==> flow/design.v <==
module fpadd (
    clk, reset, start,
    a, b,
    sum, 
    done
);
    input clk, reset, start;
    input [31:0] a, b;
    output [31:0] sum;
    output done;
    reg sign_a, sign_b, sign_r;
    reg [7:0] exp_a, exp_b, exp_r;
	reg [25:0] mant_a, mant_b;
    reg [25:0] mant_r;
	reg [31:0] sum;  
	reg done;
    reg [23:0] mant_sum;
    parameter IDLE = 3'b000;
    parameter SIGN = 3'b001;
    parameter SHIFT = 3'b010;
    parameter ADD = 3'b011;
	parameter RESSIGN = 3'b100;
    parameter NORM = 3'b101;
    parameter SEARCH = 3'b110;
	parameter FIN = 3'b111;
    reg[2:0] pres_state;
	always @(posedge clk) begin
	    if(reset) begin
			exp_a <= 0; exp_b <= 0; exp_r <= 0;
			mant_a <= 0; mant_b <= 0; mant_r <= 0;
			sign_a <= 0; sign_b <= 0; sign_r <= 0;
			done <= 0; sum <= 0; mant_sum <= 0;
    	end
    	else if(start) begin
	    	sign_a <= a[31];
	    	sign_b <= b[31];
			exp_a <= a[30:23];
			exp_b <= b[30:23];
			mant_a <= {3'b001, a[22:0]};  
			mant_b <= {3'b001, b[22:0]};  
	    	done <= 0;
	    	pres_state <= IDLE;
	    end
	    else begin
	    	case(pres_state)
			IDLE:  
	    	begin
		    	if ((exp_a == 8'b0) && (mant_a[22:0] == 22'b0 && mant_a[23] == 1'b1)) begin
					sum <= {sign_b, exp_b, mant_b[22:0]};
					done <= 1;
					pres_state <= FIN;
		    	end
	    		else if ((exp_b == 8'b0) && (mant_b[22:0] == 22'b0 && mant_b[23] == 1'b1)) begin
					sum <= {sign_a, exp_a, mant_a[22:0]};
					done <= 1;
					pres_state <= FIN;
		    	end
				else if (exp_a == 8'b11111111) begin
					sum <= {sign_a, exp_a, mant_a[22:0]};
					done <= 1;
					pres_state <= FIN;
				end
				else if (exp_b == 8'b11111111) begin
					sum <= {sign_b, exp_b, mant_b[22:0]};
					done <= 1;
					pres_state <= FIN;
				end
				else begin
					pres_state <= SIGN;
				end
			end	
			SIGN:  
			begin
				if (sign_a) begin
					mant_a <= ~mant_a + 1;
				end	
				if (sign_b) begin
					mant_b <= ~mant_b + 1;
				end	
				pres_state <= SHIFT;
			end
			SHIFT:  
			begin
				if(exp_a > exp_b) begin
					mant_b <= {sign_b, mant_b[25:1]};  
					exp_b <= exp_b + 1;
					exp_r <= exp_a;
				end
				else if(exp_a < exp_b) begin
					mant_a <= {sign_a, mant_a[25:1]};  
					exp_a <= exp_a + 1;
					exp_r <= exp_b;
				end
				else
					exp_r <= exp_a;
				pres_state <= (exp_a == exp_b) ? ADD : pres_state;
			end
			ADD:  
			begin
				mant_r <= mant_a + mant_b;
				pres_state <= RESSIGN;
			end
			RESSIGN:  
			begin
				if (mant_r[25] == 1) begin
					sign_r <= 1;
					mant_r <= -mant_r;
				end else begin
					sign_r <= 0;
				end
				pres_state <= NORM;
			end
			NORM:  
			begin
				if (mant_r == 0) begin
					exp_r <= 0;
					pres_state <= FIN;
				end else if ((mant_r[24] == 0) && (mant_r[23] == 1)) begin
					pres_state <= FIN;
				end else if (mant_r[24] == 1) begin
					mant_r <= mant_r >> 1;
					exp_r  <= exp_r + 1;
					pres_state <= FIN;
				end else
					pres_state <= SEARCH;
			end
			SEARCH:  
			begin
				if(mant_r[23] != 1) begin
					mant_r <= mant_r << 1;
					exp_r  <= exp_r - 1;
					pres_state <= SEARCH;
				end else
					pres_state <= FIN;
			end
			FIN:
			begin
				if (!done) begin
					sum <= {sign_r, exp_r, {mant_r[22:0]}};
					done <= 1;
				end
			end
			endcase
	    end
	end
endmodule
Settings: LEC_CHECK=0, ABC_AREA=1, CAP_MARGIN=5, CORE_MARGIN=2, CORE_UTILIZATION=70, CTS_CLUSTER_DIAMETER=201, CTS_CLUSTER_SIZE=36, GPL_ROUTABILITY_DRIVEN=0, HOLD_SLACK_MARGIN=0.29, SLEW_MARGIN=20, TNS_END_PERCENT=70; clock period 2.82 ns.
run.sh (not shown) runs the stock make flow with config.mk's settings and CLKGATE_MAP_FILE=.
The starting point went through all stages and came out clean.
Change:
ABC_AREA = not set   (was 1)
CORE_UTILIZATION = 72   (was 70)
CTS_CLUSTER_DIAMETER = not set   (was 201)
CTS_CLUSTER_SIZE = not set   (was 36)
GPL_ROUTABILITY_DRIVEN = not set   (was 0)
HOLD_SLACK_MARGIN = not set   (was 0.29)
PLACE_DENSITY = 0.67   (was not set)
SETUP_SLACK_MARGIN = 1.21   (was not set)
TNS_END_PERCENT = not set   (was 70)
clock period = 4.08 ns   (was 2.82 ns; I/O delays follow)
What happened: Worst setup slack improves by 920 ps. Register-to-register slack improves by 920 ps. Total power fell by 50%. Clock-buffer cell count rose by 1. First-iteration DRC count rose by 2.2%. Core utilization rose by 7.1 points. Die area fell by 12%.
Change:
ABC_AREA = 1   (was not set)
CAP_MARGIN = 20   (was 5)
CORE_UTILIZATION = 70   (was 72)
PLACE_DENSITY = not set   (was 0.67)
SETUP_SLACK_MARGIN = not set   (was 1.21)
clock period = 2.51 ns   (was 4.08 ns; I/O delays follow)
Total power came out higher by well over a third.
Routed wire length went up by roughly a tenth.
Synthesized area came out higher by roughly a tenth.
Combinational power grows to 3.4 times its value.

* * *

RTL: the design.v shown in full above, as it stands there.
Settings: LEC_CHECK=0, ABC_AREA=0, CAP_MARGIN=20, CORE_MARGIN=2, CORE_UTILIZATION=70, CTS_CLUSTER_SIZE=23, SLEW_MARGIN=20; clock period 2.06 ns.
The starting point stopped in 4_1_cts with DPL-0038.
==> next run, changes <==
Settings changed: ABC_AREA 0 to unset, CORE_UTILIZATION 70 to 72, CTS_CLUSTER_SIZE 23 to unset, PLACE_DENSITY set to 0.67, SETUP_SLACK_MARGIN set to 1.18.
Clock period 2.06 ns to 4.08 ns, I/O delays scaled along.
What happened:
- This time the run passed the timing, design-rule and antenna checks
- area after synthesis is unchanged
- die size went down by 2.7%
- synthesized cell count is unchanged

* * *

Setup of run A:
RTL: the design.v shown in full above, as it stands there.
clock: 3.11 ns
lec_check: 0
abc_area: 0
cap_margin: 15
cell_pad_in_sites_detail_placement: 0
core_aspect_ratio: 0.5
core_margin: 9
core_utilization: 55
cts_cluster_diameter: 53
cts_cluster_size: 20
gpl_routability_driven: 0
max_routing_layer: met5
min_routing_layer: met1
place_density: 0.53
setup_slack_margin: 0.77
slew_margin: 20
tns_end_percent: 70
Input changes introduced in run B (baseline for comparison: run A):
Settings: PLACE_DENSITY: 0.53 -> unset; MAX_ROUTING_LAYER: met5 -> unset; CAP_MARGIN: 15 -> 20; MIN_ROUTING_LAYER: met1 -> unset; SETUP_SLACK_MARGIN: 0.77 -> unset; CTS_CLUSTER_DIAMETER: 53 -> unset; TNS_END_PERCENT: 70 -> unset; CORE_MARGIN: 9 -> 2; CORE_UTILIZATION: 55 -> 62; CTS_CLUSTER_SIZE: 20 -> unset; CORE_ASPECT_RATIO: 0.5 -> unset; CELL_PAD_IN_SITES_DETAIL_PLACEMENT: 0 -> unset; ABC_AREA: 0 -> unset; GPL_ROUTABILITY_DRIVEN: 0 -> unset; the clock period (ns, I/O delays scaled along): 3.11 -> 3.12.
- Both conditions hold for run B: the flow ran to the end and the final layout passed the timing, design-rule and antenna checks.
- Run A finished end to end and its layout was clean on timing, DRC and antenna.
- Tap cell instance count of run B falls short of that of run A by more than 10%.
- Looking at run A and run B, the register clock-pin slew on the reported worst setup and hold paths is a wash.
- [compare] base=run A new=run B: sequential power has decreased; switching component of the power has decreased.
- Taking run A as the reference, in run B worst-case headroom to the max-slew limit moved down; flop share of the area now sits higher.
- In the route summary, run B ends up with a via count below that of run A.
- Compared with run A, run B shows a clock network area share that is 1.2 points higher.
- Relative to run A, number of rows created at floorplan has increased by about 37% in run B.
- Run B packs its core more loosely than run A.
- For run B, the launch point of the worst path was mant_b[0], unlike run A, where it was mant_b[1].
- The area occupied by multi-input gates in run B is 0.858 times that in run A.
## Diff of input files: run C against run B
Settings: an added CTS_CLUSTER_SIZE of 37; an added ABC_AREA of 0; an added SETUP_SLACK_MARGIN of 0.3; a change of CORE_UTILIZATION from 62 to 70; a change of the clock period (ns, I/O delays scaled along) from 3.12 to 2.51.
[summary]
- In the tables for run C and run B, die extent in y reads higher with run B.
- Looking only at effective utilization at floorplan, and setting everything else aside, the higher value of run C and run B goes to run C.
- Across both runs, die size was lower for run C than for run B.
- Tool error DPL-0038 stopped run C during clock tree synthesis; no final results.

* * *

zinc:
RTL: the design.v shown in full above, as it stands there.
make LEC_CHECK=0 CAP_MARGIN=20 CELL_PAD_IN_SITES_DETAIL_PLACEMENT=1 CORE_MARGIN=2 CORE_UTILIZATION=40 CTS_CLUSTER_DIAMETER=393 SLEW_MARGIN=20 finish   # period 5.0 ns
zinc: all stages complete, timing, DRC and antenna checks passed
--- input diff zinc..sierra ---
- CTS_CLUSTER_DIAMETER now 378, was 393
- CELL_PAD_IN_SITES_DETAIL_PLACEMENT no longer set, was 1
- ABC_AREA now 1, previously not set
- SETUP_SLACK_MARGIN now 0.09, previously not set
- CTS_CLUSTER_SIZE now 98, previously not set
- CORE_ASPECT_RATIO now 0.5, previously not set
- PLACE_DENSITY now 0.37, previously not set
- CORE_UTILIZATION now 52, was 40
--- outcome ---
sierra against zinc: worst hold slack after final layout ~0 delta; total power draw up about 40%; count of cells along the worst register-to-register path fell by 2.
| clock network power consumption | sierra vs zinc | ≈ equal |
Changes observed in sierra relative to zinc: wire length of the first global-routing pass climbed 5500 um, total wire length after detailed routing has increased, design area grew by about 9%.
The inputs of willow differ from those of sierra as listed below.
- CTS_CLUSTER_DIAMETER: 378 -> unset
- ABC_AREA: 1 -> unset
- CORE_ASPECT_RATIO: 0.5 -> unset
- PLACE_DENSITY: 0.37 -> 0.67
- SETUP_SLACK_MARGIN: 0.09 -> unset
- CORE_UTILIZATION: 52 -> 72
- CTS_CLUSTER_SIZE: 98 -> unset
- the clock period (ns, I/O delays scaled along): 5.0 -> 4.08
[summary]
- Against sierra as the reference, willow delivers a lower detailed route wirelength on metal3.
- Diff willow..sierra | antenna diode count | negligible
- Going from sierra to willow, endpoint arrival time on the critical path went down by 0.06 ns, share of total power in combinational logic went down by 16 points.
- willow: all stages complete, timing, DRC and antenna checks passed
Input changes introduced in lagoon (baseline for comparison: willow):
- CTS_CLUSTER_SIZE newly set to 100
- PLACE_DENSITY changed from 0.67 to 0.42
- CTS_CLUSTER_DIAMETER newly set to 373
- ABC_AREA newly set to 0
- the clock period (ns, I/O delays scaled along) changed from 4.08 to 2.49
lagoon against willow: final HPWL from detailed placement +19%, flop and latch count out of synthesis shows no meaningful change, placement-stage worst setup slack lower, register share after synthesis now sits at about the same level. Comparing willow against lagoon, there is no change at all in horizontal die dimension. lagoon | ERROR | 4_1_cts.
Changes in tundra relative to lagoon:
- swapping 72 for 21 in CORE_UTILIZATION
- clearing ABC_AREA, which used to be 0
- clearing PLACE_DENSITY, which used to be 0.42
- clearing CTS_CLUSTER_SIZE, which used to be 100
- clearing CTS_CLUSTER_DIAMETER, which used to be 373
- swapping 2.49 for 5.2 in the clock period (ns, I/O delays scaled along)
Findings:
- Both conditions hold for tundra: the flow ran to the end and the final layout passed the timing, design-rule and antenna checks.
- When tundra is measured against lagoon, its starting utilization of the core area turns out 51 points lower.
- lagoon -> tundra: chip area estimate from yosys synthesis delta 0, exact match
- lagoon → tundra: floorplan die width now larger, mux share of post-synthesis cell area held.

* * *

// fpadd: RTL as listed in full above, without the edits since
make LEC_CHECK=0 CAP_MARGIN=15 CELL_PAD_IN_SITES_DETAIL_PLACEMENT=2 CORE_MARGIN=5 CORE_UTILIZATION=40 CTS_CLUSTER_DIAMETER=121 GPL_ROUTABILITY_DRIVEN=0 SLEW_MARGIN=20 finish   # period 2.69 ns
The starting point aborted during clock tree synthesis.
Edit:
--- a/flow/config.mk
+++ b/flow/config.mk
@@ -8,3 +8,2 @@
-export CAP_MARGIN = 15
-export CELL_PAD_IN_SITES_DETAIL_PLACEMENT = 2
-export CORE_MARGIN = 5
+export CAP_MARGIN = 20
+export CORE_MARGIN = 2
@@ -12,2 +10,0 @@
-export CTS_CLUSTER_DIAMETER = 121
-export GPL_ROUTABILITY_DRIVEN = 0
==> flow/constraint.sdc (replaced) <==
create_clock -name core_clock -period 3.66 [get_ports {clk}]
set_input_delay 0.7320 -clock core_clock [delete_from_list [all_inputs] [get_ports {clk}]]
set_output_delay 0.7320 -clock core_clock [all_outputs]
set_load 0.01 [all_outputs]
=>
- With this change the flow finished clean
- die area decreases by a few percent
- area after synthesis does not change
- synthesized cell count does not change

* * *

lane 1:
Starts from the design.v that is shown in full above.
clock: 3.34 ns
lec_check: 0
abc_area: 0
cap_margin: 5
core_margin: 2
core_utilization: 70
cts_cluster_size: 20
gpl_routability_driven: 0
slew_margin: 20
tns_end_percent: 70
Looking at the reports, lane 1 completed the entire flow and the layout it produced met the timing, design-rule and antenna checks.
## Diff of input files: lane 2 against lane 1
Settings: swapping 20 for 32 in CTS_CLUSTER_SIZE; swapping 70 for 5 in TNS_END_PERCENT; swapping 5 for 20 in CAP_MARGIN; clearing GPL_ROUTABILITY_DRIVEN, which used to be 0; swapping 3.34 for 2.51 in the clock period (ns, I/O delays scaled along).
FAIL lane 2 @ global routing: tool exited with error
Lane 1 closes out successfully: all stages finished, all timing, DRC and antenna checks passed.
Comparing lane 2 with lane 1, the xor/xnor share of the synthesized area came out essentially unchanged.
Comparing lane 1 against lane 2, there is no change at all in async set-reset flop share out of synthesis.
[compare] base=lane 1 new=lane 2: buffer count from post-CTS setup fixing now sits at about the same level; detailed placement HPWL now larger; count of pins on the block boundary has remained practically unchanged; total placed cells including tap cells now larger.
On core area, lane 2 and lane 1 are neck and neck.
Comparing lane 2 against lane 1, there is no change at all in aoi/oai-family share of the synthesized area.
## Diff of input files: lane 3 against lane 2
Settings: a change of CORE_UTILIZATION from 70 to 40; a deleted CTS_CLUSTER_SIZE that had been 32; a deleted ABC_AREA that had been 0; a deleted TNS_END_PERCENT that had been 5; a change of the clock period (ns, I/O delays scaled along) from 2.51 to 5.0.
## What came out
Lane 3 completed; timing, DRC and antenna clean
In the reports for lane 3 and lane 2, the larger placed instance count belongs to lane 2.
As of lane 3, total die size had risen by more than half compared to lane 2.
As far as number of library cell types mapped by synthesis goes, lane 2 and lane 3 are indistinguishable; the numbers are identical.
[compare] base=lane 2 new=lane 3: sum of net half-perimeters after detailed placement now smaller; number of setup buffers added after CTS stayed essentially flat.
Inputs modified between lane 3 and lane 4:
Settings: ABC_AREA newly set to 1; PLACE_DENSITY newly set to 0.37; CTS_CLUSTER_DIAMETER newly set to 378; CTS_CLUSTER_SIZE newly set to 98; CORE_UTILIZATION changed from 40 to 45; SETUP_SLACK_MARGIN newly set to -0.49.
Findings:
Lane 3 → lane 4: fraction of the mapped netlist area in compound gates now sits lower, area of the multi-input gates now sits higher, maximum fanout encountered on the critical timing path now sits higher. Lane 4 ended with more standby leakage power than lane 3. The die outline width reported for lane 4 is smaller than that of lane 3 by 1.4 um. Sort lane 3 and lane 4 by critical path depth, descending, and lane 4 comes first. Lane 4 vs lane 3, highest-power group: combinational cells vs the clock network. On lane 4: final critical-path share of the clock period is 5.3 points lower than what lane 3 gave. Comparing lane 3 and lane 4, layout inverter count without the clock tree is lower on lane 3. Lane 4 against lane 3; average cell area after synthesis is down by more than 10%. Per the comparison of lane 4 with lane 3, total global-route track usage increased 8.5 points; global routing usage on met1 rose 8.5 points.
> inputs changed (lane 4 -> lane 5)
Settings: swapping 45 for 69 in CORE_UTILIZATION; swapping 98 for 73 in CTS_CLUSTER_SIZE; clearing CTS_CLUSTER_DIAMETER, which used to be 378; clearing PLACE_DENSITY, which used to be 0.37; putting HOLD_SLACK_MARGIN at -0.08 where nothing was set; clearing SETUP_SLACK_MARGIN, which used to be -0.49; swapping 5.0 for 2.67 in the clock period (ns, I/O delays scaled along).
## What came out
- In lane 5 the implementation completed, yet the final layout does not meet the checks, the culprit being negative setup slack.
- Taking lane 4 as the reference, in lane 5 net total in the final layout climbed about 1.5%, relative contribution of the clock network to total power moved down, combinational power now sits higher, clock network power climbed 84%, global-route usage over all layers moved up.
Power is estimated from default activity; no workload was simulated.
